===== run.sh =====
#!/bin/bash
# the make line also repeats each setting of config.mk as NAME=value (left out here)
make -C /OpenROAD-flow-scripts/flow DESIGN_CONFIG=/design/flow/config.mk WORK_HOME=/design/flow/orfs CLKGATE_MAP_FILE= finish

===== config.mk =====
export PLATFORM = sky130hd
export DESIGN_NAME = ARM
export DESIGN_NICKNAME = ARM
export VERILOG_FILES = /design/flow/design.v
export SDC_FILE = /design/flow/constraint.sdc
export NUM_CORES = 4
export LEC_CHECK = 0
export ABC_AREA = 0
export CAP_MARGIN = 20
export CELL_PAD_IN_SITES_GLOBAL_PLACEMENT = 0
export CORE_MARGIN = 2
export CORE_UTILIZATION = 60
export CTS_CLUSTER_DIAMETER = 367
export CTS_CLUSTER_SIZE = 19
export GPL_TIMING_DRIVEN = 1
export HOLD_SLACK_MARGIN = 0.06
export SETUP_SLACK_MARGIN = 0.1
export SLEW_MARGIN = 20

===== constraint.sdc =====
create_clock -name core_clock -period 5.9 [get_ports {CLK}]
set_input_delay 1.1800 -clock core_clock [delete_from_list [all_inputs] [get_ports {CLK}]]
set_output_delay 1.1800 -clock core_clock [all_outputs]
set_load 0.01 [all_outputs]

===== design.v =====
`timescale 1ns / 1ps
module ARM(
    input CLK,
    input RESET,
    input [31:0] InstrF,
    input [31:0] ReadData,
    output reg MemWriteM,
    output [31:0] PCF,
    output reg [31:0] ALUResultM,
    output [31:0] WriteData
    );
    reg [31:0] InstrD;
	reg[31:0] RD1E;
	wire [31:0] ResultW;
	wire [31:0] PC_Prev;
    wire WE3 ;
    wire [31:0] WD3 ;
    wire [31:0] R15 ;
    wire [31:0] RD1D ;
    wire [31:0] RD2D ;
    wire [1:0] ImmSrc ;
    wire [23:0] InstrImm ;
    wire [31:0] ExtImmD ;
    wire [3:0] Rd ;
    wire [1:0] Op ;
    wire [5:0] Funct ;
    wire MemtoRegD ;
    wire ALUSrcD ;
    wire [1:0] RegSrcD ;
    wire PCSD ;
    wire RegWD ;
    wire NoWriteD ;
    wire MemWD ;
    wire [1:0] FlagWD ;
    wire [3:0] CondD ;
    wire C_Flag ;
    wire [1:0] ShD ;
    reg [1:0] ShE;
    wire [4:0] Shamt5D ;
    wire [31:0] ShIn ;
    wire [31:0] ShOut ;
    wire [3:0] ALUControlD ;
    wire [3:0] ALUFlags ;
    wire WE_PC ;    
    wire [31:0] PC_IN ;
    reg PCSE;
    reg RegWE;
    reg MemWE;
    reg [1:0] FlagWE;
    reg NoWriteE;
    reg [3:0] ALUControlE;
    reg MemtoRegE;
    reg ALUSrcE;
    reg [3:0] CondE;
    reg [31:0] RD2E;
    reg [3:0] WA3E;
    reg [31:0] ExtImmE;
    reg [4:0] Shamt5E;
    wire RegWriteE;
    wire MemWriteE;
    wire FlushE;
    wire [31:0] SrcAE;
    wire [31:0] SrcBE;
    wire [1:0] ForwardAE;
    wire [1:0] ForwardBE;
    wire [31:0] WriteDataE;
    wire [31:0] ALUResultE;    
    wire PCSrcE;
    reg PCSrcM;
    reg RegWriteM;
    reg MemtoRegM;
    reg [3:0] WA3M;
    reg [31:0] WriteDataM;
    wire ForwardM;
    reg PCSrcW;
    reg RegWriteW;
    reg MemtoRegW;
    reg [31:0] ReadDataW;
    reg [31:0] ALUResultW;
    reg [3:0] WA3W;
    wire StallF;
    wire FlushD;
    wire StallD;
    reg [31:0] PCD;
    reg [31:0] PCE;
    wire [31:0] PCPlus4F;
    reg [31:0] PCPlus4D;
    reg [31:0] PCPlus4E;
    wire WE_PrALUResult;
    wire WE_PrPCSrc;
    wire BranchAcceptD = 1'b0;
    wire [3:0] RA1D;
    wire [3:0] RA2D;
    reg [3:0] RA1E;
    reg [3:0] RA2E;
    reg [3:0] RA2M;
    wire FlushD_H;
    wire FlushE_H;
    always @ (posedge CLK) begin
        if (RESET || FlushD) begin
            InstrD <= 1'b0;
            PCD <= 1'b0;
            PCPlus4D <= 1'b0;
        end
        else if (!StallD) begin
            InstrD <= InstrF;
            PCD <= PCF;
            PCPlus4D <= PCPlus4F;
        end
    end 
    always @ (posedge CLK) begin
        if (RESET || FlushE) begin
            PCSE <= 1'b0;
            RegWE <= 1'b0;
            MemWE <= 1'b0;
            FlagWE <= 1'b0;
            NoWriteE <= 1'b0;
            ALUControlE <= 1'b0;
            MemtoRegE <= 1'b0;
            ALUSrcE <= 1'b0;
            CondE <= 1'b0;
            ShE <= 1'b0;
            RD1E <= 1'b0;
            RD2E <= 1'b0;
            WA3E <= 1'b0;
            ExtImmE <= 1'b0;
            RA1E <= 1'b0;
            RA2E <= 1'b0;
            Shamt5E <= 1'b0;
            PCE <= 1'b0;
            PCPlus4E <= 1'b0;
        end
        else begin    
            ShE <= ShD;
            PCSE <= PCSD;
            RegWE <= RegWD;
            MemWE <= MemWD;
            FlagWE <= FlagWD;
            NoWriteE <= NoWriteD;
            ALUControlE <= ALUControlD;
            MemtoRegE <= MemtoRegD;
            ALUSrcE <= ALUSrcD;
            CondE <= CondD;
            RD1E <= RD1D;
            RD2E <= RD2D;
            WA3E <= InstrD[15:12];
            ExtImmE <= ExtImmD;
            RA1E <= RA1D;
            RA2E <= RA2D;
            Shamt5E <= Shamt5D;
            PCE <= PCD;
            PCPlus4E <= PCPlus4D;
        end
    end
    assign SrcAE = 
        ForwardAE == 2'b00 ? RD1E:
        ForwardAE == 2'b01 ? ResultW:
        ForwardAE == 2'b10 ? ALUResultM:
        1'b0;
    assign ShIn = 
        ForwardBE == 2'b00 ? RD2E:
        ForwardBE == 2'b01 ? ResultW:
        ForwardBE == 2'b10 ? ALUResultM:
        1'b0;
    assign WriteDataE = ShIn;    
    assign SrcBE = 
        ALUSrcE == 1'b0 ? ShOut: 
        ExtImmE;
    assign InstrImm = InstrD[23:0];
    assign Shamt5D = InstrD[11:7]; 
    assign ShD = InstrD[6:5];
    always @ (posedge CLK) begin
        if (RESET) begin
            RegWriteM <= 1'b0;
            MemWriteM <= 1'b0;
            MemtoRegM <= 1'b0;
        end
        else begin
            RegWriteM <= RegWriteE;
            MemWriteM <= MemWriteE;
            MemtoRegM <= MemtoRegE;
        end
        ALUResultM <= ALUResultE;
        WriteDataM <= WriteDataE;
        WA3M <= WA3E;
        RA2M <= RA2E;
    end
    always @ (posedge CLK) begin
        if (RESET) begin
            RegWriteW <= 1'b0;
            MemtoRegW <= 1'b0;
        end
        else begin
            RegWriteW <= RegWriteM;
            MemtoRegW <= MemtoRegM;
        end
        ReadDataW <= ReadData;
        ALUResultW <= ALUResultM;
        WA3W <= WA3M;
    end
    assign ResultW = (MemtoRegW == 1'b1) ? ReadDataW : ALUResultW;
    assign WE_PC = !StallF ;  
    RegFile RegFile1( 
                    CLK,
                    WE3,
                    RA1D,
                    RA2D,
                    WA3W,
                    WD3,
                    R15,
                    RD1D,
                    RD2D     
                );
    Extend Extend1(
                    ImmSrc,
                    InstrImm,
                    ExtImmD
                );
    Decoder Decoder1(
                    Rd,
                    Op,
                    Funct,
                    PCSD,
                    RegWD,
                    MemWD,
                    MemtoRegD,
                    ALUSrcD,
                    ImmSrc,
                    RegSrcD,
                    NoWriteD,
                    ALUControlD,
                    FlagWD
                );
    CondLogic CondLogic1(
                    CLK,
                    PCSE,
                    RegWE,
                    NoWriteE,
                    MemWE,
                    FlagWE,
                    CondE,
                    ALUFlags,
                    C_Flag,
                    PCSrcE,
                    RegWriteE,
                    MemWriteE,
                    RESET
                );
    Shifter Shifter1(
                    ShE,
                    Shamt5E,
                    ShIn,
                    ShOut
                );
    ALU ALU1(
                    SrcAE,
                    SrcBE,
                    ALUControlE,
                    C_Flag,
                    ALUResultE,
                    ALUFlags
                );           
    hazard_logic hazard_logic1(
                    RA1E,
                    RA2E,
                    RA1D,
                    RA2D,
                    WA3E,
                    MemtoRegE,
                    RegWriteE,
                    RegWriteM,
                    RegWriteW,
                    WA3M,
                    WA3W,
                    RA2M,
                    MemWriteM,
                    MemtoRegW,
                    PCSrcE,
                    MemtoRegD,
                    FlushD_H,
                    StallF,
                    StallD,
                    FlushE_H,
                    ForwardAE,
                    ForwardBE,
                    ForwardM
    );
    assign PCPlus4F = PCF + 3'b100;
    ProgramCounter ProgramCounter1(
                    CLK,
                    RESET,
                    WE_PC,    
                    PC_IN,
                    PCF  
                );                      
    assign CondD = InstrD[31:28];
    assign Op = InstrD[27:26];
    assign Funct = InstrD[25:20];
    assign Rd = InstrD[15:12];
    assign RA1D = RegSrcD[0] == 1'b0 ? InstrD[19:16] : 4'b1111;
    assign RA2D = RegSrcD[1] == 1'b0 ? InstrD[3:0] : InstrD[15:12];
    assign WD3 = ResultW;
    assign WE3 = RegWriteW;
    assign R15 = (BranchAcceptD) ? PCPlus4D + 3'b100 : PCPlus4F;
    assign WriteData = 
        ForwardM == 1'b0 ? WriteDataM :
        ResultW;   
    assign FlushD = FlushD_H;
    assign FlushE = FlushE_H;
    assign PC_IN = (!PCSrcE == 1'b0) ? ALUResultE : PCPlus4F ;
    assign PC_Prev = PC_IN;
endmodule
`timescale 1ns / 1ps
module RegFile(
    input         CLK,
    input         WE3,
    input  [3:0]  A1,
    input  [3:0]  A2,
    input  [3:0]  A3,
    input  [31:0] WD3,
    input  [31:0] R15,
    output [31:0] RD1,
    output [31:0] RD2
    );
    reg [31:0] RegBank [0:14];
    always @(posedge CLK) begin
        if (WE3 && A3 != 4'b1111)
            RegBank[A3] <= WD3;
    end
    assign RD1 = (A1 == 4'b1111) ? R15 :
                 (WE3 && A1 == A3) ? WD3 : RegBank[A1];
    assign RD2 = (A2 == 4'b1111) ? R15 :
                 (WE3 && A2 == A3) ? WD3 : RegBank[A2];
endmodule
`timescale 1ns / 1ps
module Extend(
    input      [1:0]  ImmSrc,
    input      [23:0] InstrImm,
    output reg [31:0] ExtImm
    );
    always @(*) begin
        case (ImmSrc)
            2'b00:   ExtImm = {24'b0, InstrImm[7:0]};                        
            2'b01:   ExtImm = {20'b0, InstrImm[11:0]};                       
            2'b10:   ExtImm = {{6{InstrImm[23]}}, InstrImm[23:0], 2'b00};    
            default: ExtImm = 32'h00000000;
        endcase
    end
endmodule
`timescale 1ns / 1ps
module Decoder(
    input  [3:0] Rd,
    input  [1:0] Op,
    input  [5:0] Funct,
    output PCS,
    output RegW,
    output MemW,
    output MemtoReg,
    output ALUSrc,
    output [1:0] ImmSrc,
    output [1:0] RegSrc,
    output reg NoWrite,
    output reg [3:0] ALUControl,
    output reg [1:0] FlagW
    );
    wire [1:0] ALUOp;
    wire Branch;
    wire RegW_internal;
    assign Branch = (Op == 2'b10);
    assign MemtoReg = (Op == 2'b01);
    assign MemW = (Op == 2'b01 && Funct[0] == 1'b0);
    assign ALUSrc = (Op == 2'b00 && Funct[5] == 1'b0) ? 1'b0 : 1'b1;
    assign ImmSrc = (Op == 2'b00) ? 2'b00 :
                    (Op == 2'b01) ? 2'b01 : 2'b10;
    assign RegW_internal = ((Op == 2'b01 && Funct[0] == 1'b0) || (Op == 2'b10)) ? 1'b0 : 1'b1;
    assign RegW = RegW_internal;
    assign RegSrc[0] = (Op == 2'b10);
    assign RegSrc[1] = (Op == 2'b01 && Funct[0] == 1'b0);
    assign ALUOp = (Op == 2'b00) ? 2'b01 :
                   (Op == 2'b01 && Funct[3] == 1'b1) ? 2'b10 :
                   (Op == 2'b01 && Funct[3] == 1'b0) ? 2'b11 :
                   2'b00;
    assign PCS = ((Rd == 4'b1111 && RegW_internal) || Branch) ? 1'b1 : 1'b0;
    always @(*) begin
        NoWrite = 1'b0;
        ALUControl = 4'b0100;
        FlagW = 2'b00;
        if (ALUOp[1]) begin
            if (ALUOp[0]) ALUControl = 4'b0010;    
            else          ALUControl = 4'b0100;    
        end
        else if (ALUOp[0]) begin
            case (Funct[4:1])
                4'b0000: begin ALUControl = 4'b0000; FlagW = Funct[0] ? 2'b10 : 2'b00; end  
                4'b0001: begin ALUControl = 4'b0001; FlagW = Funct[0] ? 2'b10 : 2'b00; end  
                4'b0010: begin ALUControl = 4'b0010; FlagW = Funct[0] ? 2'b11 : 2'b00; end  
                4'b0011: begin ALUControl = 4'b0011; FlagW = Funct[0] ? 2'b11 : 2'b00; end  
                4'b0100: begin ALUControl = 4'b0100; FlagW = Funct[0] ? 2'b11 : 2'b00; end  
                4'b0101: begin ALUControl = 4'b0101; FlagW = Funct[0] ? 2'b11 : 2'b00; end  
                4'b0110: begin ALUControl = 4'b0110; FlagW = Funct[0] ? 2'b11 : 2'b00; end  
                4'b0111: begin ALUControl = 4'b0111; FlagW = Funct[0] ? 2'b11 : 2'b00; end  
                4'b1000: begin ALUControl = 4'b0000; FlagW = 2'b10; NoWrite = 1'b1; end     
                4'b1001: begin ALUControl = 4'b0001; FlagW = 2'b10; NoWrite = 1'b1; end     
                4'b1010: begin ALUControl = 4'b0010; FlagW = 2'b11; NoWrite = 1'b1; end     
                4'b1011: begin ALUControl = 4'b0100; FlagW = 2'b11; NoWrite = 1'b1; end     
                4'b1100: begin ALUControl = 4'b1100; FlagW = Funct[0] ? 2'b10 : 2'b00; end  
                4'b1101: begin ALUControl = 4'b1101; FlagW = 2'b10; end                     
                4'b1110: begin ALUControl = 4'b1110; FlagW = Funct[0] ? 2'b10 : 2'b00; end  
                default: begin ALUControl = 4'b1111; FlagW = Funct[0] ? 2'b10 : 2'b00; end  
            endcase
        end
    end
endmodule
`timescale 1ns / 1ps
module CondLogic(
    input        CLK,
    input        PCS,
    input        RegW,
    input        NoWrite,
    input        MemW,
    input  [1:0] FlagW,
    input  [3:0] Cond,
    input  [3:0] ALUFlags,
    output       C_Flag,
    output       PCSrc,
    output       RegWrite,
    output       MemWrite,
    input        RESET
    );
    reg CondEx;
    reg N, Z, C, V;
    wire [1:0] FlagWrite;
    always @(*) begin
        case (Cond)
            4'b0000: CondEx = Z;
            4'b0001: CondEx = ~Z;
            4'b0010: CondEx = C;
            4'b0011: CondEx = ~C;
            4'b0100: CondEx = N;
            4'b0101: CondEx = ~N;
            4'b0110: CondEx = V;
            4'b0111: CondEx = ~V;
            4'b1000: CondEx = ~Z & C;
            4'b1001: CondEx = Z | ~C;
            4'b1010: CondEx = ~(N ^ V);
            4'b1011: CondEx = N ^ V;
            4'b1100: CondEx = ~Z & ~(N ^ V);
            4'b1101: CondEx = Z | (N ^ V);
            4'b1110: CondEx = 1'b1;
            default: CondEx = 1'b0;    
        endcase
    end
    assign FlagWrite = FlagW & {2{CondEx}};
    assign PCSrc = PCS & CondEx;
    assign RegWrite = RegW & CondEx & ~NoWrite;
    assign MemWrite = MemW & CondEx;
    assign C_Flag = C;
    always @(posedge CLK) begin
        if (RESET) begin
            N <= 1'b0;
            Z <= 1'b0;
            C <= 1'b0;
            V <= 1'b0;
        end
        else begin
            if (FlagWrite[1]) begin
                N <= ALUFlags[3];
                Z <= ALUFlags[2];
            end
            if (FlagWrite[0]) begin
                C <= ALUFlags[1];
                V <= ALUFlags[0];
            end
        end
    end
endmodule
`timescale 1ns / 1ps
module Shifter(
    input      [1:0]  Sh,
    input      [4:0]  Shamt5,
    input      [31:0] ShIn,
    output reg [31:0] ShOut
    );
    always @(*) begin
        case (Sh)
            2'b00:   ShOut = ShIn << Shamt5;
            2'b01:   ShOut = ShIn >> Shamt5;
            2'b10:   ShOut = $signed(ShIn) >>> Shamt5;
            default: ShOut = (ShIn >> Shamt5) | (ShIn << (6'd32 - {1'b0, Shamt5}));
        endcase
    end
endmodule
`timescale 1ns / 1ps
module ALU(
    input  [31:0] Src_A,
    input  [31:0] Src_B,
    input  [3:0]  ALUControl,
    input         C_Flag,
    output [31:0] ALUResult,
    output [3:0]  ALUFlags
    );
    reg  [32:0] Src_A_comp;
    reg  [32:0] Src_B_comp;
    reg  [32:0] C_0;
    reg  [31:0] ALUResult_i;
    reg         V;
    wire [32:0] S_wider;
    wire N, Z, C;
    assign S_wider = Src_A_comp + Src_B_comp + C_0;
    always @(*) begin
        C_0 = 33'd0;
        Src_A_comp = {1'b0, Src_A};
        Src_B_comp = {1'b0, Src_B};
        ALUResult_i = Src_B;
        V = 1'b0;
        case (ALUControl)
            4'b0000: ALUResult_i = Src_A & Src_B;
            4'b0001: ALUResult_i = Src_A ^ Src_B;
            4'b0010: begin
                C_0[0] = 1'b1;
                Src_B_comp = {1'b0, ~Src_B};
                ALUResult_i = S_wider[31:0];
                V = (Src_A[31] ^ Src_B[31]) & ~(Src_B[31] ^ S_wider[31]);
            end
            4'b0011: begin
                C_0[0] = 1'b1;
                Src_A_comp = {1'b0, ~Src_A};
                ALUResult_i = S_wider[31:0];
            end
            4'b0100: begin
                ALUResult_i = S_wider[31:0];
                V = ~(Src_A[31] ^ Src_B[31]) & (Src_B[31] ^ S_wider[31]);
            end
            4'b0101: begin
                C_0[0] = 1'b1;
                ALUResult_i = S_wider[31:0];
                V = ~(Src_A[31] ^ Src_B[31]) & (Src_B[31] ^ S_wider[31]);
            end
            4'b0110: begin
                C_0 = C_Flag ? {33{1'b1}} : 33'd0;
                Src_B_comp = {1'b0, ~Src_B};
                ALUResult_i = S_wider[31:0];
                V = ~(Src_A[31] ^ Src_B[31]) & (Src_B[31] ^ S_wider[31]);
            end
            4'b0111: begin
                C_0 = C_Flag ? {33{1'b1}} : 33'd0;
                Src_A_comp = {1'b0, ~Src_A};
                ALUResult_i = S_wider[31:0];
                V = ~(Src_A[31] ^ Src_B[31]) & (Src_B[31] ^ S_wider[31]);
            end
            4'b1100: ALUResult_i = Src_A | Src_B;
            4'b1101: ALUResult_i = Src_B;
            4'b1110: ALUResult_i = Src_A & ~Src_B;
            4'b1111: ALUResult_i = ~Src_B;
            default: ALUResult_i = Src_B;    
        endcase
    end
    assign N = ALUResult_i[31];
    assign Z = (ALUResult_i == 32'h00000000);
    assign C = S_wider[32];
    assign ALUResult = ALUResult_i;
    assign ALUFlags = {N, Z, C, V};
endmodule
`timescale 1ns / 1ps
module hazard_logic(
    input  [3:0] RA1E,
    input  [3:0] RA2E,
    input  [3:0] RA1D,
    input  [3:0] RA2D,
    input  [3:0] WA3E,
    input        MemtoRegE,
    input        RegWriteE,
    input        RegWriteM,
    input        RegWriteW,
    input  [3:0] WA3M,
    input  [3:0] WA3W,
    input  [3:0] RA2M,
    input        MemWriteM,
    input        MemtoRegW,
    input        PCSrcE,
    input        MemtoRegD,
    output       FlushD,
    output       StallF,
    output       StallD,
    output       FlushE,
    output [1:0] ForwardAE,
    output [1:0] ForwardBE,
    output       ForwardM
    );
    wire Match_1E_M = (RA1E == WA3M);
    wire Match_2E_M = (RA2E == WA3M);
    wire Match_1E_W = (RA1E == WA3W);
    wire Match_2E_W = (RA2E == WA3W);
    wire Match_12_D_E;
    wire ldrstall;
    assign ForwardAE = (Match_1E_M && RegWriteM) ? 2'b10 :
                       (Match_1E_W && RegWriteW) ? 2'b01 : 2'b00;
    assign ForwardBE = (Match_2E_M && RegWriteM) ? 2'b10 :
                       (Match_2E_W && RegWriteW) ? 2'b01 : 2'b00;
    assign ForwardM = (RA2M == WA3W) && MemWriteM && MemtoRegW && RegWriteW;
    assign Match_12_D_E = (RA1D == WA3E) || ((RA2D == WA3E) && !MemtoRegD);
    assign ldrstall = Match_12_D_E && MemtoRegE && RegWriteE;
    assign StallF = ldrstall;
    assign StallD = ldrstall;
    assign FlushE = ldrstall || PCSrcE;
    assign FlushD = PCSrcE;
endmodule
`timescale 1ns / 1ps
module ProgramCounter(
    input             CLK,
    input             RESET,
    input             WE_PC,
    input      [31:0] PC_IN,
    output reg [31:0] PC
    );
    always @(posedge CLK) begin
        if (RESET)
            PC <= 32'h00000000;
        else if (WE_PC)
            PC <= PC_IN;
    end
endmodule

==> results of run 1 <==
metrics by stage:
| step | cells | setup TNS (ns) | cell area, µm² | setup slack [ns] |
|---|---|---|---|---|
| after CTS | 6883 | -31.08 | 58860 | -1.039 |
| after detailed placement | 6763 | -50.12 | 56100 | -1.383 |
| after floorplan | 5020 | -4.146 | 47240 | -0.5062 |
| after global placement | 6763 | -52.24 | 56100 | -1.424 |
| final | 6958 | -50.25 | 60650 | -1.397 |
| after global routing | 6952 | -55.20 | 60640 | -1.527 |
routing by layer:
metal	share of wire [%]	vias to the layer above	global-route usage (%)	wire (µm)
li1	-	20421	-	-
met1	31	24020	67.69	74360
met2	39	6168	80.65	95350
met3	18	2050	24.59	42500
met4	12	18	47.94	29390
met5	0.080	-	0.05952	193
final cells by class:
class / count / area share (%)
Clock inverter: 4 / 0.1238
Inverter: 130 / 0.8334
Antenna cell: 8 / 0.03301
Timing Repair Buffer: 1208 / 16.83
Clock buffer: 76 / 2.189
Multi-Input combinational cell: 3667 / 42.65
Sequential cell: 825 / 35.19
Tap cell: 1040 / 2.145
repair_timing:
item,in CTS,in global routing
endpoints found under the hold margin,0,0
resized,208,230
gates cloned,5,1
buffers inserted,39,74
pin swaps,89,134
endpoints found under the setup margin,60,63
==> out/qor.tcl, run 1 <==
set qor(worstPathBufferInverterCount) 6
set qor(layout.nets) 6045
set qor(globalplace.congestion) 1.188
set qor(r2r-end) {CondLogic1.V$_SDFFE_PP0P_}
set qor(worst_r2r_path_depth) 32
set qor(p_seq_uw) 7070
set qor(crit_required_ns) 6.41
set qor(pwr_density_cell_mw_per_mm2) 309.5
set qor(sequential_cell_area_mm2) 0.02134
set qor(grt.total_usage_pct) 57.34
set qor(finalMaxSlewViolations) 4
set qor(numPortBuffers) 162
set qor(topCellsByArea) {sky130_fd_sc_hd__edfxtp_1 (31%), sky130_fd_sc_hd__dfxtp_1 (15%), sky130_fd_sc_hd__nand2_1 (6.9%)}
set qor(warnings) 39
set qor(critical-path-top-delay-family) {AND-OR/OR-AND gates}
set qor(fp_util_pct) 60.45
set qor(finalHoldViolations) 0
set qor(detailed_place_hpwl_um) 161400
set qor(max-slew-margin-rel_pct) -37.70
set qor(first_pass_grt_wire_length_um) 337800
set qor(first_global_vias) 48631
set qor(filler_cell_count) 4665
set qor(detailroute.via_count) 52677
set qor(largest_net_degree_at_the_start_of_global_routing) 132
set qor(cts.hold.buffers_added) 0
set qor(cts_tree) {done}
set qor(core.rowCount) 102
set qor(clk_power_uw) 3690
set qor(post_drt_via_cell_ratio) 7.571
set qor(layout-area-overhead-vs-synth_pct) 29.95
set qor(p_comb_uw) 8010
set qor(worst_setup_path_start_kind) {flip-flop}
set qor(power-top-group) {combinational logic}
set qor(max-clock-path-buffers) 3
set qor(finalSetupViolations) 58
set qor(finalWirelength_um) 241800
set qor(synthTopCellsByCount) {sky130_fd_sc_hd__nand2_1 (860), sky130_fd_sc_hd__edfxtp_1 (480), sky130_fd_sc_hd__nor2_1 (353)}
set qor(synth_cell_types) 109
set qor(synth_top_cell_by_area) {sky130_fd_sc_hd__edfxtp_1}
set qor(comb_power_share_pct) 42.6
set qor(numSynthFlops) 825
set qor(hold_path.startpoint) {RA2E[0]$_SDFF_PP0_}
set qor(synth-edff-count) 480
set qor(synth_largest_type_area_fraction_pct) 30.88
set qor(period_needed_ns) 7.297
set qor(h_tree_lvl_count) 2
set qor(power_report.internal_total_uw) 11470
set qor(worst-r2r-setup-slack_ns) -1.40
set qor(share_clk_of_total_power_pct) 19.7
set qor(cts.sinks) 825
set qor(cp-end-kind) {flip-flop}
set qor(core_area_mm2) 0.07721
set qor(synth.yosys.chip_area_mm2) 0.04667
set qor(synthXorXnorAreaFrac_pct) 3.070
set qor(drv_cap) 1
set qor(cts-buffers-inserted) 49
set qor(ys_async_sr_fraction_pct) 0
set qor(synth_top_flop_cell) {sky130_fd_sc_hd__edfxtp_1}
set qor(power.leakage_uw) 0.02284
set qor(worst_path_largest_cell_delay_ns) 0.57
set qor(ys_sh_adder_pct) 3.158
set qor(switching_share_of_power_pct) 38.90
set qor(synthMostInstantiatedCell) {sky130_fd_sc_hd__nand2_1}
set qor(critPathMaxFanout) 7
set qor(worst_pin_slew_ns) 2.051
set qor(power.ir.vdd_worst_v) 0.0003739
set qor(synth-cells-yosys) 5020
set qor(io-pin-count) 163
set qor(setup_slack_ns) -1.397
set qor(clkSlewWorstSetupHoldPaths_ns) 0.09
set qor(critical-path-slowest-cell) {sky130_fd_sc_hd__mux2i_1}
set qor(logic_family) {AND-OR/OR-AND gates}
set qor(report.power.total_uw) 18770
set qor(timing_worst_setup_path_type) {flip-flop to flip-flop}
set qor(maximum_clock_frequency_mhz) 137.0
set qor(globalRouteOverflowTotal) 0
set qor(synth-compound-area-share_pct) 21.02
set qor(worst_ep_arrival_time_ns) 7.80
set qor(holdPathEnd) {RA2M[0]$_DFF_P_}
set qor(syn_area_mm2) 0.04667
set qor(postSynthAreaPerCell_um2) 9.297
set qor(die.size.y_um) 282.9
set qor(skew_ns) 0.04821
set qor(failed_layout_checks) {capacitance limit, slew limit, setup timing}
set qor(chipArea_mm2) 0.08003
set qor(route.detailed.drc) 0
set qor(cts_root_buffer) {sky130_fd_sc_hd__clkbuf_16}
set qor(timing.hold.worst_path_depth) 0
set qor(number_of_instances_in_the_synthesized_netlist) 5020
set qor(worstSetupEndpoint) {CondLogic1.V$_SDFFE_PP0P_}
set qor(detailed_route_wire_length_per_cell_um) 34.75
set qor(worstHoldPathType) {flip-flop to flip-flop}
set qor(total_switching_power_uw) 7303
set qor(first_iter_violations) 11391
set qor(crit_start) {MemtoRegW$_SDFF_PP0_}
set qor(logic_area_mm2) 0.02587
set qor(hold_slack_ns) 0.3883
set qor(synth-seq-area-share_pct) 45.68
set qor(dieWidth_um) 282.9
set qor(dr.pass1.iters) 17
set qor(antenna_left) 0
set qor(unrepaired_setup_endpoints_after_global_routing) {yes}
set qor(clock_latency_ns) 0.68
set qor(number_of_antenna_violations_at_the_first_check_in_global_routing) 14
set qor(crit-reg2reg-launch) {MemtoRegW$_SDFF_PP0_}
set qor(cp_common_cell) {sky130_fd_sc_hd__buf_4}
set qor(power_frac_seq_pct) 37.7
set qor(status) {complete, but fails checks}
set qor(final_util_pct) 78.55
set qor(mux_area_fraction_pct) 6.075
set qor(synth.net_count) 5184
set qor(cp.depth) 32
set qor(synthesis.yosys.warnings) 8
set qor(min_period_over_period_pct) 123.7
set qor(and_or_nand_nor_area_share_pct) 16.37
==> inputs of run 2 (changes only) <==
Settings changed: ABC_AREA 0 to unset, CELL_PAD_IN_SITES_GLOBAL_PLACEMENT 0 to unset, CORE_UTILIZATION 60 to 40, CTS_CLUSTER_DIAMETER 367 to unset, CTS_CLUSTER_SIZE 19 to unset, GPL_TIMING_DRIVEN 1 to unset, HOLD_SLACK_MARGIN 0.06 to unset, SETUP_SLACK_MARGIN 0.1 to unset.
Clock period 5.9 ns to 7.99 ns, I/O delays scaled along.
==> out/qor.tcl, run 2 <==
set qor(status) {complete, no violations}
set qor(number_of_instances_in_the_synthesized_netlist) 5020 ;# unchanged
set qor(synth_cell_types) 109 ;# unchanged
set qor(first_iter_violations) 6239 ;# -45%
set qor(synthXorXnorAreaFrac_pct) 3.070 ;# unchanged
set qor(postSynthAreaPerCell_um2) 9.297 ;# unchanged
set qor(holdPathEnd) {WA3W[0]$_DFF_P_}
set qor(min_period_over_period_pct) 97.19 ;# -26 points
set qor(route.detailed.drc) 0 ;# unchanged
set qor(preCtsSetupSlack_ns) 0.3372 ;# +1.720 ns
set qor(globalplace.congestion) 1.112 ;# -6.4%
set qor(max-slew-margin-rel_pct) 8.428 ;# +46 points
set qor(grt.total_usage_pct) 36.61 ;# -21 points
set qor(first_pass_grt_wire_length_um) 317200 ;# -6.1%
set qor(synth-seq-area-share_pct) 45.68 ;# unchanged
set qor(synth.yosys.chip_area_mm2) 0.04667 ;# unchanged
set qor(largest_net_degree_at_the_start_of_global_routing) 133 ;# +0.76%
set qor(cts-buffers-inserted) 91 ;# +86%
set qor(worst_setup_path_start_kind) {flip-flop}
set qor(cp-end-kind) {flip-flop}
set qor(numPortBuffers) 162 ;# unchanged
set qor(fp_util_pct) 40.27 ;# -20 points
set qor(cp_common_cell) {sky130_fd_sc_hd__a21oi_1}
set qor(dr.pass1.iters) 7 ;# -10
set qor(synth_top_cell_by_area) {sky130_fd_sc_hd__edfxtp_1}
set qor(power_frac_seq_pct) 37.6 ;# about the same
set qor(clock_latency_ns) 0.71 ;# +0.03 ns
set qor(chipArea_mm2) 0.1194 ;# +49%
set qor(crit-reg2reg-launch) {RA2E[1]$_SDFF_PP0_}
set qor(power-top-group) {registers}
set qor(drv_cap) 0 ;# -1
set qor(worstSetupEndpoint) {ProgramCounter1.PC[31]$_SDFFE_PP0N_}
set qor(synthTopCellsByCount) {sky130_fd_sc_hd__nand2_1 (860), sky130_fd_sc_hd__edfxtp_1 (480), sky130_fd_sc_hd__nor2_1 (353)}
set qor(and_or_nand_nor_area_share_pct) 16.37 ;# unchanged
set qor(first_global_vias) 41769 ;# -14%
set qor(detailed_route_wire_length_per_cell_um) 32.63 ;# -6.1%
set qor(finalMaxSlewViolations) 0 ;# -4
set qor(period_needed_ns) 7.766 ;# +0.4688 ns
set qor(numPlacedInstances) 6767 ;# +0.059%
set qor(power.ir.vdd_worst_v) 0.0001793 ;# -52%
set qor(syn_area_mm2) 0.04667 ;# unchanged
set qor(share_clk_of_total_power_pct) 30.6 ;# +11 points
set qor(timing_worst_setup_path_type) {flip-flop to flip-flop}
set qor(worst_r2r_path_depth) 31 ;# -3.1%
set qor(worst_pin_slew_ns) 1.359 ;# -0.6916 ns
set qor(h_tree_lvl_count) 3 ;# +1
set qor(synth_top_flop_cell) {sky130_fd_sc_hd__edfxtp_1}
set qor(hold_path.startpoint) {WA3M[0]$_DFF_P_}
set qor(r2r-end) {ProgramCounter1.PC[31]$_SDFFE_PP0N_}
set qor(synth_largest_type_area_fraction_pct) 30.88 ;# unchanged
set qor(ys_async_sr_fraction_pct) 0 ;# unchanged
set qor(cts_tree) {done}
set qor(mux_area_fraction_pct) 6.075 ;# unchanged
set qor(synth-compound-area-share_pct) 21.02 ;# unchanged
set qor(fin_cells) 6944 ;# -0.20%
set qor(logic_family) {AND-OR/OR-AND gates}
set qor(finalHoldViolations) 0 ;# unchanged
set qor(filler_cell_count) 10910 ;# +130%
set qor(worst-r2r-setup-slack_ns) 0.22 ;# +1.62 ns
set qor(detailroute.via_count) 44929 ;# -15%
set qor(pwr_density_cell_mw_per_mm2) 251.7 ;# -19%
set qor(synth.net_count) 5184 ;# unchanged
set qor(worstHoldPathType) {flip-flop to flip-flop}
set qor(max-clock-path-buffers) 3 ;# unchanged
set qor(layout-area-overhead-vs-synth_pct) 19.55
set qor(power_report.internal_total_uw) 8960 ;# -22%
set qor(worst_ep_arrival_time_ns) 8.37 ;# +0.57 ns
set qor(skew_ns) 0.04319 ;# -0.005020 ns
set qor(finalWirelength_um) 226600 ;# -6.3%
set qor(crit_start) {RA2E[1]$_SDFF_PP0_}
set qor(synthMostInstantiatedCell) {sky130_fd_sc_hd__nand2_1}
set qor(core.rowCount) 125 ;# +23%
set qor(synth-cells-yosys) 5020 ;# unchanged
set qor(synthesis.yosys.warnings) 8 ;# unchanged
set qor(finalSetupViolations) 0 ;# -100%
set qor(numSynthFlops) 825 ;# unchanged
set qor(antenna_left) 0 ;# unchanged
set qor(total_switching_power_uw) 5084 ;# -30%
set qor(setup_slack_ns) 0.2244 ;# +1.621 ns
set qor(p_seq_uw) 5280 ;# -25%
set qor(ys_sh_adder_pct) 3.158 ;# unchanged
set qor(clkSlewWorstSetupHoldPaths_ns) 0.06 ;# -0.03 ns
set qor(fin_tns_setup_ns) 0 ;# +50.25 ns
set qor(maximum_clock_frequency_mhz) 128.8 ;# -6.0%
set qor(sequential_cell_area_mm2) 0.02133 ;# about the same
set qor(globalRouteOverflowTotal) 0 ;# unchanged
set qor(final_util_pct) 48.14 ;# -30 points
set qor(worstPathBufferInverterCount) 5 ;# -1
set qor(logic_area_mm2) 0.02367 ;# -8.5%
set qor(post_drt_via_cell_ratio) 6.470 ;# -15%
set qor(layout.nets) 5505 ;# -8.9%
set qor(cp.depth) 31 ;# -3.1%
set qor(critical-path-slowest-cell) {sky130_fd_sc_hd__o311ai_0}
set qor(detailed_place_hpwl_um) 160400 ;# -0.63%
set qor(io-pin-count) 163 ;# unchanged
set qor(critPathMaxFanout) 34 ;# +27
set qor(topCellsByArea) {sky130_fd_sc_hd__edfxtp_1 (31%), sky130_fd_sc_hd__dfxtp_1 (15%), sky130_fd_sc_hd__nand2_1 (6.9%)}
set qor(switching_share_of_power_pct) 36.20 ;# -2.7 points
set qor(cts.sinks) 825 ;# unchanged
set qor(crit_required_ns) 8.60 ;# +2.19 ns
set qor(comb_power_share_pct) 31.8 ;# -11 points
set qor(number_of_antenna_violations_at_the_first_check_in_global_routing) 9 ;# -5
set qor(core_area_mm2) 0.1159 ;# +50%
set qor(worst_path_largest_cell_delay_ns) 0.68 ;# +0.11 ns
set qor(p_comb_uw) 4470 ;# -44%
set qor(timing.hold.worst_path_depth) 0 ;# unchanged
set qor(critical-path-top-delay-family) {AND-OR/OR-AND gates}
set qor(cts_root_buffer) {sky130_fd_sc_hd__clkbuf_16}
set qor(die.size.y_um) 345.6 ;# +22%
set qor(power.leakage_uw) 0.02017 ;# -12%
set qor(dieWidth_um) 345.6 ;# +22%
set qor(warnings) 32 ;# -18%
set qor(clk_power_uw) 4300 ;# +17%
set qor(synth-edff-count) 480 ;# unchanged
-- run 2: through the flow --
stage | power [µW] | instance area [µm²] | hold slack (ns)
6_report | 14040 | 55800 | 0.3750
5_1_grt | 14380 | 55790 | 0.3730
4_1_cts | 13870 | 55610 | 0.3748
3_5_place_dp | 9614 | 52570 | 0.3854
3_3_place_gp | 9615 | 52540 | 0.3802
2_1_floorplan | 7240 | 46670 | 0.3732
-- run 2: per-layer routing --
metal	part of all wire (%)	GRT usage [%]
met2	44	56.10
met4	7.9	23.61
met5	0	0
met1	39	47.84
met3	9.8	6.320
-- run 2: final cells by class --
type,instances,share of cell area (%)
Sequential cell,825,38.22
Clock inverter,44,0.8701
Antenna cell,4,0.01794
Timing Repair Buffer,627,9.593
Inverter,130,0.8813
Multi-Input combinational cell,3666,42.42
Tap cell,1524,3.418
Clock buffer,124,4.577
-- run 2: timing repair --
| item | 4_1_cts | 5_1_grt |
|---|---|---|
| gates resized | 0 | 23 |
| buffers inserted | 0 | 5 |
| endpoints found under the setup margin | 0 | 5 |
| hold buffers | 0 | 0 |
| hold endpoints to repair | 0 | 0 |
==> inputs of run 3 (changes only) <==
Settings changed: ABC_AREA set to 1, CELL_PAD_IN_SITES_DETAIL_PLACEMENT set to 0, CELL_PAD_IN_SITES_GLOBAL_PLACEMENT set to 1, CORE_ASPECT_RATIO set to 1.46, CORE_UTILIZATION 40 to 72, CTS_CLUSTER_DIAMETER set to 367, CTS_CLUSTER_SIZE set to 26, GPL_ROUTABILITY_DRIVEN set to 0, GPL_TIMING_DRIVEN set to 0, HOLD_SLACK_MARGIN set to 0.06, MIN_ROUTING_LAYER set to met1, PLACE_DENSITY_LB_ADDON set to 0.22, SLEW_MARGIN 20 to 30, TNS_END_PERCENT set to 50.
Clock period 7.99 ns to 14.9 ns, I/O delays scaled along.
==> out/qor.tcl, run 3 <==
set qor(ys_async_sr_fraction_pct) 0 ;# unchanged
set qor(ys_sh_adder_pct) 3.207 ;# +0.049 points
set qor(core.rowCount) 111 ;# -11%
set qor(synthMostInstantiatedCell) {sky130_fd_sc_hd__nand2_1}
set qor(topCellsByArea) {sky130_fd_sc_hd__edfxtp_1 (31%), sky130_fd_sc_hd__dfxtp_1 (15%), sky130_fd_sc_hd__o21ai_0 (7.6%)}
set qor(error_line) {[ERROR FLW-0024] Place density exceeds 1.0 (current PLACE_DENSITY_LB_ADDON =  0.22). Please check if the value of  PLACE_DENSITY_LB_ADDON is between 0 and 0.99.}
set qor(synth-cells-yosys) 5664 ;# +13%
set qor(die.size.y_um) 309.3 ;# -11%
set qor(and_or_nand_nor_area_share_pct) 22.32 ;# +6.0 points
set qor(synth_top_cell_by_area) {sky130_fd_sc_hd__edfxtp_1}
set qor(synthXorXnorAreaFrac_pct) 2.320 ;# -0.75 points
set qor(number_of_instances_in_the_synthesized_netlist) 5664 ;# +13%
set qor(numSynthFlops) 825 ;# unchanged
set qor(syn_area_mm2) 0.04596 ;# -1.5%
set qor(fp_util_pct) 73.05 ;# +33 points
set qor(core_area_mm2) 0.06291 ;# -46%
set qor(synth_cell_types) 65 ;# -40%
set qor(logic_family) {simple AND/OR/NAND/NOR gates}
set qor(dieWidth_um) 213.1 ;# -38%
set qor(synth_largest_type_area_fraction_pct) 31.36 ;# +0.48 points
set qor(synth-compound-area-share_pct) 18.73 ;# -2.3 points
set qor(synth-seq-area-share_pct) 46.39 ;# +0.71 points
set qor(synthesis.yosys.warnings) 8 ;# unchanged
set qor(mux_area_fraction_pct) 0.1225 ;# -6.0 points
set qor(synth.net_count) 5828 ;# +12%
set qor(halt_stage) {global placement without I/O}
set qor(postSynthAreaPerCell_um2) 8.114 ;# -13%
set qor(synth.yosys.chip_area_mm2) 0.04596 ;# -1.5%
set qor(synth-edff-count) 480 ;# unchanged
set qor(synthTopCellsByCount) {sky130_fd_sc_hd__nand2_1 (877), sky130_fd_sc_hd__o21ai_0 (697), sky130_fd_sc_hd__nor2_1 (621)}
set qor(chipArea_mm2) 0.06591 ;# -45%
set qor(synth_top_flop_cell) {sky130_fd_sc_hd__edfxtp_1}
set qor(status) {stopped before the end}
==> inputs of run 4 (changes only) <==
Settings changed: ABC_AREA 1 to unset, CELL_PAD_IN_SITES_DETAIL_PLACEMENT 0 to unset, CELL_PAD_IN_SITES_GLOBAL_PLACEMENT 1 to unset, CORE_ASPECT_RATIO 1.46 to unset, CORE_UTILIZATION 72 to 51, CTS_CLUSTER_DIAMETER 367 to unset, CTS_CLUSTER_SIZE 26 to unset, GPL_ROUTABILITY_DRIVEN 0 to unset, GPL_TIMING_DRIVEN 0 to unset, HOLD_SLACK_MARGIN 0.06 to unset, MIN_ROUTING_LAYER met1 to unset, PLACE_DENSITY_LB_ADDON 0.22 to unset, SLEW_MARGIN 30 to 20, TNS_END_PERCENT 50 to unset.
Clock period 14.9 ns to 5.11 ns, I/O delays scaled along.
==> out/qor.tcl, run 4 <==
set qor(crit_required_ns) 5.74
set qor(clock_latency_ns) 0.71
set qor(cts_tree) {done}
set qor(synth_cell_types) 109 ;# +68%
set qor(pwr_density_cell_mw_per_mm2) 378.2
set qor(p_seq_uw) 8140
set qor(timing_worst_setup_path_type) {flip-flop to flip-flop}
set qor(logic_family) {AND-OR/OR-AND gates}
set qor(largest_net_degree_at_the_start_of_global_routing) 101
set qor(layout.nets) 6152
set qor(power.ir.vdd_worst_v) 0.0003619
set qor(report.power.total_uw) 23670
set qor(syn_area_mm2) 0.04667 ;# +1.5%
set qor(power-top-group) {combinational logic}
set qor(synth_top_cell_by_area) {sky130_fd_sc_hd__edfxtp_1}
set qor(die.size.y_um) 306.5 ;# -0.89%
set qor(post_drt_via_cell_ratio) 6.742
set qor(synthTopCellsByCount) {sky130_fd_sc_hd__nand2_1 (860), sky130_fd_sc_hd__edfxtp_1 (480), sky130_fd_sc_hd__nor2_1 (353)}
set qor(groute.layer.met3.usage_pct) 11.52
set qor(postSynthAreaPerCell_um2) 9.297 ;# +15%
set qor(cts.sinks) 825
set qor(power_frac_seq_pct) 34.4
set qor(synth-edff-count) 480 ;# unchanged
set qor(synthesis.yosys.warnings) 8 ;# unchanged
set qor(cts_root_buffer) {sky130_fd_sc_hd__clkbuf_16}
set qor(critPathMaxFanout) 6
set qor(synth_top_flop_cell) {sky130_fd_sc_hd__edfxtp_1}
set qor(clk_power_uw) 6590
set qor(filler_cell_count) 6943
set qor(h_tree_lvl_count) 3
set qor(worst_pin_slew_ns) 1.097
set qor(number_of_instances_in_the_synthesized_netlist) 5020 ;# -11%
set qor(synthXorXnorAreaFrac_pct) 3.070 ;# +0.75 points
set qor(drv_cap) 0
set qor(cts-buffers-inserted) 88
set qor(worst_r2r_path_depth) 32
set qor(worst_ep_arrival_time_ns) 7.71
set qor(grt.busiest_layer) {met2}
set qor(first_iter_violations) 7362
set qor(ys_sh_adder_pct) 3.158 ;# -0.049 points
set qor(synthMostInstantiatedCell) {sky130_fd_sc_hd__nand2_1}
set qor(power_report.internal_total_uw) 15210
set qor(logic_area_mm2) 0.02565
set qor(max-slew-margin-rel_pct) 26.70
set qor(worstPathBufferInverterCount) 5
set qor(and_or_nand_nor_area_share_pct) 16.37 ;# -6.0 points
set qor(globalplace.congestion) 1.122
set qor(worst_path_largest_cell_delay_ns) 0.53
set qor(critical-path-top-delay-family) {AND-OR/OR-AND gates}
set qor(numSynthFlops) 825 ;# unchanged
set qor(crit-reg2reg-launch) {RA2E[1]$_SDFF_PP0_}
set qor(timing.hold.worst_path_depth) 0
set qor(antenna_left) 0
set qor(io-pin-count) 163
set qor(dr.pass1.iters) 6
set qor(switching_share_of_power_pct) 35.76
set qor(cts.hold.buffers_added) 0
set qor(mux_area_fraction_pct) 6.075 ;# +6.0 points
set qor(setup_slack_ns) -1.967
set qor(final_area_mm2) 0.06260
set qor(core.rowCount) 110 ;# -0.90%
set qor(detailed_place_hpwl_um) 161700
set qor(worstHoldPathType) {flip-flop to flip-flop}
set qor(dieWidth_um) 306.5 ;# +44%
set qor(worstSetupEndpoint) {CondLogic1.Z$_SDFFE_PP0P_}
set qor(synth-compound-area-share_pct) 21.02 ;# +2.3 points
set qor(finalHoldViolations) 0
set qor(failed_layout_checks) {setup timing}
set qor(p_comb_uw) 8940
set qor(share_clk_of_total_power_pct) 27.9
set qor(period_needed_ns) 7.077
set qor(synth.net_count) 5184 ;# -11%
set qor(warnings) 32
set qor(synth.yosys.chip_area_mm2) 0.04667 ;# +1.5%
set qor(r2r-end) {CondLogic1.Z$_SDFFE_PP0P_}
set qor(layout-area-overhead-vs-synth_pct) 34.13
set qor(ys_async_sr_fraction_pct) 0 ;# unchanged
set qor(core_area_mm2) 0.09029 ;# +44%
set qor(sequential_cell_area_mm2) 0.02135
set qor(synth_largest_type_area_fraction_pct) 30.88 ;# -0.48 points
set qor(cp.depth) 32
set qor(route.detailed.drc) 0
set qor(numPortBuffers) 162
set qor(synth-seq-area-share_pct) 45.68 ;# -0.71 points
set qor(number_of_antenna_violations_at_the_first_check_in_global_routing) 7
set qor(globalRouteOverflowTotal) 0
set qor(skew_ns) 0.05709
set qor(first_global_vias) 45639
set qor(grt.total_usage_pct) 46.59
set qor(status) {complete, but fails checks}
set qor(cp-end-kind) {flip-flop}
set qor(min_period_over_period_pct) 138.5
set qor(placed_area_mm2) 0.05697
set qor(critical-path-slowest-cell) {sky130_fd_sc_hd__mux4_2}
set qor(synth-cells-yosys) 5020 ;# -11%
set qor(hold_path.startpoint) {WA3E[1]$_SDFF_PP0_}
set qor(total_switching_power_uw) 8465
set qor(chipArea_mm2) 0.09395 ;# +43%
set qor(worst_setup_path_start_kind) {flip-flop}
set qor(met1_usage_pct) 59.71
set qor(clkSlewWorstSetupHoldPaths_ns) 0.06
set qor(finalMaxSlewViolations) 0
set qor(unrepaired_setup_endpoints_after_global_routing) {yes}
set qor(worst-r2r-setup-slack_ns) -1.97
set qor(grt.met2_usage_pct) 69.49
set qor(finalWirelength_um) 224700
set qor(maximum_clock_frequency_mhz) 141.3
set qor(crit_start) {RA2E[1]$_SDFF_PP0_}
set qor(detailed_route_wire_length_per_cell_um) 31.04
set qor(first_pass_grt_wire_length_um) 318000
set qor(finalSetupViolations) 65
set qor(comb_power_share_pct) 37.8
set qor(holdPathEnd) {WA3M[1]$_DFF_P_}
set qor(max-clock-path-buffers) 3
set qor(topCellsByArea) {sky130_fd_sc_hd__edfxtp_1 (31%), sky130_fd_sc_hd__dfxtp_1 (15%), sky130_fd_sc_hd__nand2_1 (6.9%)}
set qor(detailroute.via_count) 48793
set qor(power.leakage_uw) 0.02380
set qor(fp_util_pct) 51.69 ;# -21 points
==> run 4: metrics by stage <==
stage	util, %	std cells	hold WS [ns]	setup WS [ns]	TNS (ns)
floorplan	-	5020	0.3732	-1.296	-35.25
global placement	63.09	6982	0.3846	-2.247	-99.21
detailed placement	63.10	6982	0.3815	-2.246	-100.66
CTS	68.62	7215	0.3817	-1.804	-73.28
global route	69.33	7235	0.3910	-2.181	-94.28
finish	69.33	7237	0.3806	-1.967	-83.62
==> run 4: per-layer routing <==
metal / vias up / routed length (µm)
li1: 20670 / -
met3: 953 / 29130
met5: - / 13
met2: 3843 / 95550
met4: 2 / 19800
met1: 23325 / 80170
==> run 4: what timing repair did <==
| item | CTS | global route |
|---|---|---|
| pin swaps | 111 | 70 |
| resized | 306 | 101 |
| gates cloned | 3 | 0 |
| setup endpoints to repair | 67 | 66 |
| setup buffers | 80 | 22 |
| endpoints found under the hold margin | 0 | 0 |
==> run 4: area by class of cell <==
cell class / count / share of cell area (%)
Inverter: 130 / 0.8075
Sequential cell: 825 / 34.11
Clock buffer: 117 / 3.978
Tap cell: 1176 / 2.351
Antenna cell: 3 / 0.01199
Clock inverter: 43 / 0.7436
Multi-Input combinational cell: 3666 / 40.98
Timing Repair Buffer: 1277 / 17.02
==> inputs of run 5 (changes only) <==
Settings changed: CORE_UTILIZATION 51 to 58, CTS_CLUSTER_SIZE set to 54, SETUP_SLACK_MARGIN set to 1.31.
==> out/qor.tcl, run 5 <==
set qor(status) {complete, but fails checks}
set qor(failed_layout_checks) {capacitance limit, slew limit, setup timing}
set qor(detailroute.via_count) 50616 ;# +3.7%
set qor(max-slew-margin-rel_pct) -30.35 ;# -57 points
set qor(cts-buffers-inserted) 85 ;# -3.4%
set qor(clk_power_uw) 6260 ;# -5.0%
set qor(warnings) 39 ;# +22%
set qor(numPortBuffers) 162 ;# unchanged
set qor(cp.depth) 30 ;# -6.3%
set qor(synth.yosys.chip_area_mm2) 0.04667 ;# unchanged
set qor(worst_pin_slew_ns) 1.941 ;# +0.8444 ns
set qor(power.ir.vdd_worst_v) 0.0005001 ;# +38%
set qor(synthTopCellsByCount) {sky130_fd_sc_hd__nand2_1 (860), sky130_fd_sc_hd__edfxtp_1 (480), sky130_fd_sc_hd__nor2_1 (353)}
set qor(synth_largest_type_area_fraction_pct) 30.88 ;# unchanged
set qor(dr.pass1.iters) 9 ;# +3
set qor(maximum_clock_frequency_mhz) 139.6 ;# -1.2%
set qor(fp_util_pct) 58.22 ;# +6.5 points
set qor(cp_common_cell) {sky130_fd_sc_hd__buf_4}
set qor(hold_path.startpoint) {RA2E[0]$_SDFF_PP0_}
set qor(comb_power_share_pct) 38.5 ;# +0.7 points
set qor(synthesis.yosys.warnings) 8 ;# unchanged
set qor(mux_area_fraction_pct) 6.075 ;# unchanged
set qor(report.power.total_uw) 23430 ;# -1.0%
set qor(fin_cells) 7096 ;# -1.9%
set qor(core_area_mm2) 0.08016 ;# -11%
set qor(period_needed_ns) 7.166 ;# +0.08821 ns
set qor(crit_start) {RA2E[1]$_SDFF_PP0_}
set qor(cts.hold.buffers_added) 0 ;# unchanged
set qor(drv_cap) 1 ;# +1
set qor(layout-area-overhead-vs-synth_pct) 33.97
set qor(power.leakage_uw) 0.02377 ;# -0.12%
set qor(synth-compound-area-share_pct) 21.02 ;# unchanged
set qor(synth_top_cell_by_area) {sky130_fd_sc_hd__edfxtp_1}
set qor(and_or_nand_nor_area_share_pct) 16.37 ;# unchanged
set qor(numPlacedInstances) 6824 ;# -2.3%
set qor(detailed_route_wire_length_per_cell_um) 32.42 ;# +4.4%
set qor(setup_slack_ns) -2.056 ;# -0.08821 ns
set qor(number_of_antenna_violations_at_the_first_check_in_global_routing) 12 ;# +5
set qor(h_tree_lvl_count) 3 ;# unchanged
set qor(pwr_density_cell_mw_per_mm2) 374.8 ;# -0.89%
set qor(worst_setup_path_start_kind) {flip-flop}
set qor(post_drt_via_cell_ratio) 7.133 ;# +5.8%
set qor(synth-cells-yosys) 5020 ;# unchanged
set qor(worstHoldPathType) {flip-flop to flip-flop}
set qor(max-clock-path-buffers) 3 ;# unchanged
set qor(dieWidth_um) 287.7 ;# -6.1%
set qor(synth_top_flop_cell) {sky130_fd_sc_hd__edfxtp_1}
set qor(syn_area_mm2) 0.04667 ;# unchanged
set qor(route.detailed.drc) 0 ;# unchanged
set qor(critical-path-slowest-cell) {sky130_fd_sc_hd__mux4_2}
set qor(io-pin-count) 163 ;# unchanged
set qor(power-top-group) {combinational logic}
set qor(worst_path_largest_cell_delay_ns) 0.59 ;# +0.06 ns
set qor(first_pass_grt_wire_length_um) 314200 ;# -1.2%
set qor(cp-end-kind) {flip-flop}
set qor(grt.total_usage_pct) 52.21 ;# +5.6 points
set qor(largest_net_degree_at_the_start_of_global_routing) 132 ;# +31%
set qor(finalSetupViolations) 64 ;# -1.5%
set qor(crit-reg2reg-launch) {RA2E[1]$_SDFF_PP0_}
set qor(worstPathBufferInverterCount) 4 ;# -1
set qor(worstSetupEndpoint) {CondLogic1.Z$_SDFFE_PP0P_}
set qor(p_comb_uw) 9020 ;# +0.9%
set qor(chipArea_mm2) 0.08275 ;# -12%
set qor(final_util_pct) 78.00 ;# +8.7 points
set qor(holdPathEnd) {RA2M[0]$_DFF_P_}
set qor(power_report.internal_total_uw) 14740 ;# -3.1%
set qor(finalHoldViolations) 0 ;# unchanged
set qor(worst_r2r_path_depth) 30 ;# -6.3%
set qor(worst-r2r-setup-slack_ns) -2.06 ;# -0.09 ns
set qor(worst_ep_arrival_time_ns) 7.80 ;# +0.09 ns
set qor(unrepaired_setup_endpoints_after_global_routing) {yes}
set qor(cts_root_buffer) {sky130_fd_sc_hd__clkbuf_16}
set qor(p_seq_uw) 8150 ;# about the same
set qor(r2r-end) {CondLogic1.Z$_SDFFE_PP0P_}
set qor(globalplace.congestion) 1.210 ;# +7.9%
set qor(numSynthFlops) 825 ;# unchanged
set qor(synth.net_count) 5184 ;# unchanged
set qor(skew_ns) 0.06250 ;# +0.005406 ns
set qor(critPathMaxFanout) 5 ;# -1
set qor(share_clk_of_total_power_pct) 26.7 ;# -1.2 points
set qor(clock_latency_ns) 0.73 ;# +0.02 ns
set qor(ys_async_sr_fraction_pct) 0 ;# unchanged
set qor(detailed_place_hpwl_um) 157100 ;# -2.9%
set qor(cts_tree) {done}
set qor(cts.sinks) 825 ;# unchanged
set qor(globalRouteOverflowTotal) 0 ;# unchanged
set qor(total_switching_power_uw) 8699 ;# +2.8%
set qor(synth-edff-count) 480 ;# unchanged
set qor(number_of_instances_in_the_synthesized_netlist) 5020 ;# unchanged
set qor(core.rowCount) 104 ;# -5.5%
set qor(die.size.y_um) 287.7 ;# -6.1%
set qor(clkSlewWorstSetupHoldPaths_ns) 0.07 ;# about the same
set qor(synthMostInstantiatedCell) {sky130_fd_sc_hd__nand2_1}
set qor(first_iter_violations) 9840 ;# +34%
set qor(antenna_left) 0 ;# unchanged
set qor(logic_family) {AND-OR/OR-AND gates}
set qor(power_frac_seq_pct) 34.8 ;# +0.4 points
set qor(crit_required_ns) 5.75 ;# about the same
set qor(min_period_over_period_pct) 140.2 ;# +1.7 points
set qor(postSynthAreaPerCell_um2) 9.297 ;# unchanged
set qor(preCtsSetupSlack_ns) -2.306 ;# -0.06014 ns
set qor(finalMaxSlewViolations) 4 ;# +4
set qor(first_global_vias) 46035 ;# +0.87%
set qor(finalWirelength_um) 230000 ;# +2.4%
set qor(synth_cell_types) 109 ;# unchanged
set qor(timing.hold.worst_path_depth) 0 ;# unchanged
set qor(timing_worst_setup_path_type) {flip-flop to flip-flop}
set qor(synth-seq-area-share_pct) 45.68 ;# unchanged
set qor(topCellsByArea) {sky130_fd_sc_hd__edfxtp_1 (31%), sky130_fd_sc_hd__dfxtp_1 (15%), sky130_fd_sc_hd__nand2_1 (6.9%)}
set qor(ys_sh_adder_pct) 3.158 ;# unchanged
set qor(critical-path-top-delay-family) {AND-OR/OR-AND gates}
set qor(switching_share_of_power_pct) 37.12 ;# +1.4 points
set qor(synthXorXnorAreaFrac_pct) 3.070 ;# unchanged
set qor(layout.nets) 6125 ;# -0.44%
## run 5: metal layers
layer / GRT usage [%] / part of all wire (%)
met1: 65.01 / 32
met2: 75.87 / 41
met5: 0 / 0.017
met4: 38.01 / 11
met3: 17.41 / 16
## run 5: cell type report
cell class                      instances  area [µm²]
Inverter                              130       506.7
Multi-Input combinational cell       3670       25970
Sequential cell                       825       21360
Clock inverter                         42       449.2
Tap cell                             1060        1326
Fill cell                            5265       17630
Antenna cell                            9       22.52
Clock buffer                          111        2296
Timing Repair Buffer                 1249       10590
## run 5: timing repair
item | in CTS | in global routing
endpoints found under the setup margin | 201 | 217
buffers inserted | 22 | 76
gates cloned | 1 | 9
pin swaps | 49 | 107
resized | 237 | 378
## run 5: per-stage QoR
step	hold WS, ns	cell area, µm²	setup TNS [ns]
2_1_floorplan	0.3732	47340	-35.26
5_1_grt	0.4017	62510	-98.88
6_report	0.3921	62520	-91.24
3_3_place_gp	0.3807	56630	-92.01
4_1_cts	0.3962	60430	-79.37
3_5_place_dp	0.3865	56660	-96.18
==> inputs of run 6 (changes only) <==
Settings changed: CORE_UTILIZATION 58 to 40, CTS_CLUSTER_SIZE 54 to unset, SETUP_SLACK_MARGIN 1.31 to unset.
Clock period 5.11 ns to 8.84 ns, I/O delays scaled along.
==> out/qor.tcl, run 6 <==
set qor(status) {complete, no violations}
set qor(mux_area_fraction_pct) 6.075 ;# unchanged
set qor(sequential_cell_area_mm2) 0.02133 ;# -0.17%
set qor(clkSlewWorstSetupHoldPaths_ns) 0.06 ;# about the same
set qor(cts_root_buffer) {sky130_fd_sc_hd__clkbuf_16}
set qor(worstPathBufferInverterCount) 5 ;# +1
set qor(worst_setup_path_start_kind) {flip-flop}
set qor(chipArea_mm2) 0.1194 ;# +44%
set qor(synth_top_cell_by_area) {sky130_fd_sc_hd__edfxtp_1}
set qor(largest_net_degree_at_the_start_of_global_routing) 133 ;# +0.76%
set qor(core.rowCount) 125 ;# +20%
set qor(post_drt_via_cell_ratio) 6.504 ;# -8.8%
set qor(synth_top_flop_cell) {sky130_fd_sc_hd__edfxtp_1}
set qor(synthesis.yosys.warnings) 8 ;# unchanged
set qor(synth-seq-area-share_pct) 45.68 ;# unchanged
set qor(power.ir.vdd_worst_v) 0.0001640 ;# -67%
set qor(fin_cells) 6779 ;# -4.5%
set qor(worstHoldPathType) {flip-flop to flip-flop}
set qor(cp_common_cell) {sky130_fd_sc_hd__a21oi_1}
set qor(logic_family) {AND-OR/OR-AND gates}
set qor(setup_slack_ns) 0.4092 ;# +2.465 ns
set qor(period_needed_ns) 8.431 ;# +1.265 ns
set qor(synthXorXnorAreaFrac_pct) 3.070 ;# unchanged
set qor(numPortBuffers) 162 ;# unchanged
set qor(max-slew-margin-rel_pct) 17.72 ;# +48 points
set qor(dieWidth_um) 345.6 ;# +20%
set qor(clock_latency_ns) 0.71 ;# -0.02 ns
set qor(synthTopCellsByCount) {sky130_fd_sc_hd__nand2_1 (860), sky130_fd_sc_hd__edfxtp_1 (480), sky130_fd_sc_hd__nor2_1 (353)}
set qor(first_iter_violations) 5550 ;# -44%
set qor(pwr_density_cell_mw_per_mm2) 230.1 ;# -39%
set qor(synth.yosys.chip_area_mm2) 0.04667 ;# unchanged
set qor(critical-path-top-delay-family) {AND-OR/OR-AND gates}
set qor(timing_worst_setup_path_type) {flip-flop to flip-flop}
set qor(warnings) 32 ;# -18%
set qor(comb_power_share_pct) 30.3 ;# -8.2 points
set qor(finalHoldViolations) 0 ;# unchanged
set qor(detailroute.via_count) 44091 ;# -13%
set qor(route.detailed.drc) 0 ;# unchanged
set qor(logic_area_mm2) 0.02357 ;# -9.3%
set qor(finalSetupViolations) 0 ;# -100%
set qor(and_or_nand_nor_area_share_pct) 16.37 ;# unchanged
set qor(finalWirelength_um) 223500 ;# -2.9%
set qor(worst_path_largest_cell_delay_ns) 0.82 ;# +0.23 ns
set qor(detailed_route_wire_length_per_cell_um) 32.97 ;# +1.7%
set qor(grt.total_usage_pct) 36.18 ;# -16 points
set qor(numPlacedInstances) 6610 ;# -3.1%
set qor(cp.depth) 29 ;# -3.3%
set qor(crit-reg2reg-launch) {MemtoRegW$_SDFF_PP0_}
set qor(hold_path.startpoint) {WA3E[2]$_SDFF_PP0_}
set qor(cts_tree) {done}
set qor(numSynthFlops) 825 ;# unchanged
set qor(placed_area_mm2) 0.05126 ;# -9.5%
set qor(p_comb_uw) 3790 ;# -58%
set qor(preCtsSetupSlack_ns) 0.4875 ;# +2.793 ns
set qor(final_util_pct) 46.95 ;# -31 points
set qor(ys_sh_adder_pct) 3.158 ;# unchanged
set qor(switching_share_of_power_pct) 35.81 ;# -1.3 points
set qor(globalRouteOverflowTotal) 0 ;# unchanged
set qor(ys_async_sr_fraction_pct) 0 ;# unchanged
set qor(first_global_vias) 41406 ;# -10%
set qor(power_report.internal_total_uw) 8035 ;# -45%
set qor(p_seq_uw) 4740 ;# -42%
set qor(min_period_over_period_pct) 95.37 ;# -45 points
set qor(synth-compound-area-share_pct) 21.02 ;# unchanged
set qor(fp_util_pct) 40.27 ;# -18 points
set qor(layout-area-overhead-vs-synth_pct) 16.58
set qor(worst-r2r-setup-slack_ns) 0.41 ;# +2.46 ns
set qor(share_clk_of_total_power_pct) 31.9 ;# +5.2 points
set qor(critPathMaxFanout) 17 ;# +12
set qor(layout.nets) 5345 ;# -13%
set qor(number_of_instances_in_the_synthesized_netlist) 5020 ;# unchanged
set qor(antenna_left) 0 ;# unchanged
set qor(worst_ep_arrival_time_ns) 9.05 ;# +1.25 ns
set qor(core_area_mm2) 0.1159 ;# +45%
set qor(globalplace.congestion) 1.046 ;# -14%
set qor(filler_cell_count) 10897 ;# +110%
set qor(power_frac_seq_pct) 37.9 ;# +3.1 points
set qor(timing.hold.worst_path_depth) 0 ;# unchanged
set qor(final_area_mm2) 0.05441 ;# -13%
set qor(worst_r2r_path_depth) 29 ;# -3.3%
set qor(maximum_clock_frequency_mhz) 118.6 ;# -15%
set qor(synth-edff-count) 480 ;# unchanged
set qor(synth.net_count) 5184 ;# unchanged
set qor(synth-cells-yosys) 5020 ;# unchanged
set qor(first_pass_grt_wire_length_um) 312200 ;# -0.61%
set qor(power.leakage_uw) 0.01935 ;# -19%
set qor(io-pin-count) 163 ;# unchanged
set qor(r2r-end) {CondLogic1.Z$_SDFFE_PP0P_}
set qor(cts-buffers-inserted) 92 ;# +8.2%
set qor(number_of_antenna_violations_at_the_first_check_in_global_routing) 8 ;# -4
set qor(drv_cap) 0 ;# -1
set qor(postSynthAreaPerCell_um2) 9.297 ;# unchanged
set qor(critical-path-slowest-cell) {sky130_fd_sc_hd__a2111oi_1}
set qor(worst_pin_slew_ns) 1.221 ;# -0.7199 ns
set qor(cp-end-kind) {flip-flop}
set qor(synth_largest_type_area_fraction_pct) 30.88 ;# unchanged
set qor(synthMostInstantiatedCell) {sky130_fd_sc_hd__nand2_1}
set qor(crit_required_ns) 9.46 ;# +3.71 ns
set qor(worstSetupEndpoint) {CondLogic1.Z$_SDFFE_PP0P_}
set qor(finalMaxSlewViolations) 0 ;# -4
set qor(dr.pass1.iters) 6 ;# -3
set qor(topCellsByArea) {sky130_fd_sc_hd__edfxtp_1 (31%), sky130_fd_sc_hd__dfxtp_1 (15%), sky130_fd_sc_hd__nand2_1 (6.9%)}
set qor(fin_tns_setup_ns) 0 ;# +91.24 ns
set qor(total_switching_power_uw) 4483 ;# -48%
set qor(h_tree_lvl_count) 3 ;# unchanged
set qor(unrepaired_setup_endpoints_after_global_routing) {no}
set qor(max-clock-path-buffers) 3 ;# unchanged
set qor(die.size.y_um) 345.6 ;# +20%
set qor(power-top-group) {registers}
set qor(syn_area_mm2) 0.04667 ;# unchanged
set qor(detailed_place_hpwl_um) 154900 ;# -1.4%
set qor(cts.sinks) 825 ;# unchanged
set qor(synth_cell_types) 109 ;# unchanged
set qor(skew_ns) 0.05043 ;# -0.01207 ns
set qor(clk_power_uw) 3990 ;# -36%
set qor(crit_start) {MemtoRegW$_SDFF_PP0_}
set qor(holdPathEnd) {WA3M[2]$_DFF_P_}
## run 6: routing by layer
layer	wire length [µm]	track usage, %	vias to the layer above
met5	29	0	-
met2	99000	56.01	2687
met4	16840	23.23	4
met1	86030	46.01	21731
met3	21570	7.568	616
li1	-	-	19053
## run 6: metrics by stage
stage	total power, µW	hold WS [ns]
3_5_place_dp	8458	0.3908
5_1_grt	12840	0.3910
6_report	12520	0.3875
2_1_floorplan	6544	0.3732
4_1_cts	12420	0.3904
3_3_place_gp	8455	0.3911
## run 6: final cells by class
cell class / count / area share, %
Multi-Input combinational cell: 3666 / 43.31
Timing Repair Buffer: 466 / 7.372
Clock inverter: 42 / 0.9750
Sequential cell: 825 / 39.19
Antenna cell: 2 / 0.009198
Clock buffer: 124 / 4.737
Tap cell: 1524 / 3.505
Inverter: 130 / 0.8968
## run 6: repair_timing
action / in CTS / in global routing
endpoints found under the setup margin: 0 / 1
hold buffers: 0 / 0
buffers inserted: 0 / 0
resized: 0 / 2
hold endpoints to repair: 0 / 0
Power figures rest on the tool's default switching activity, not on a simulated workload.
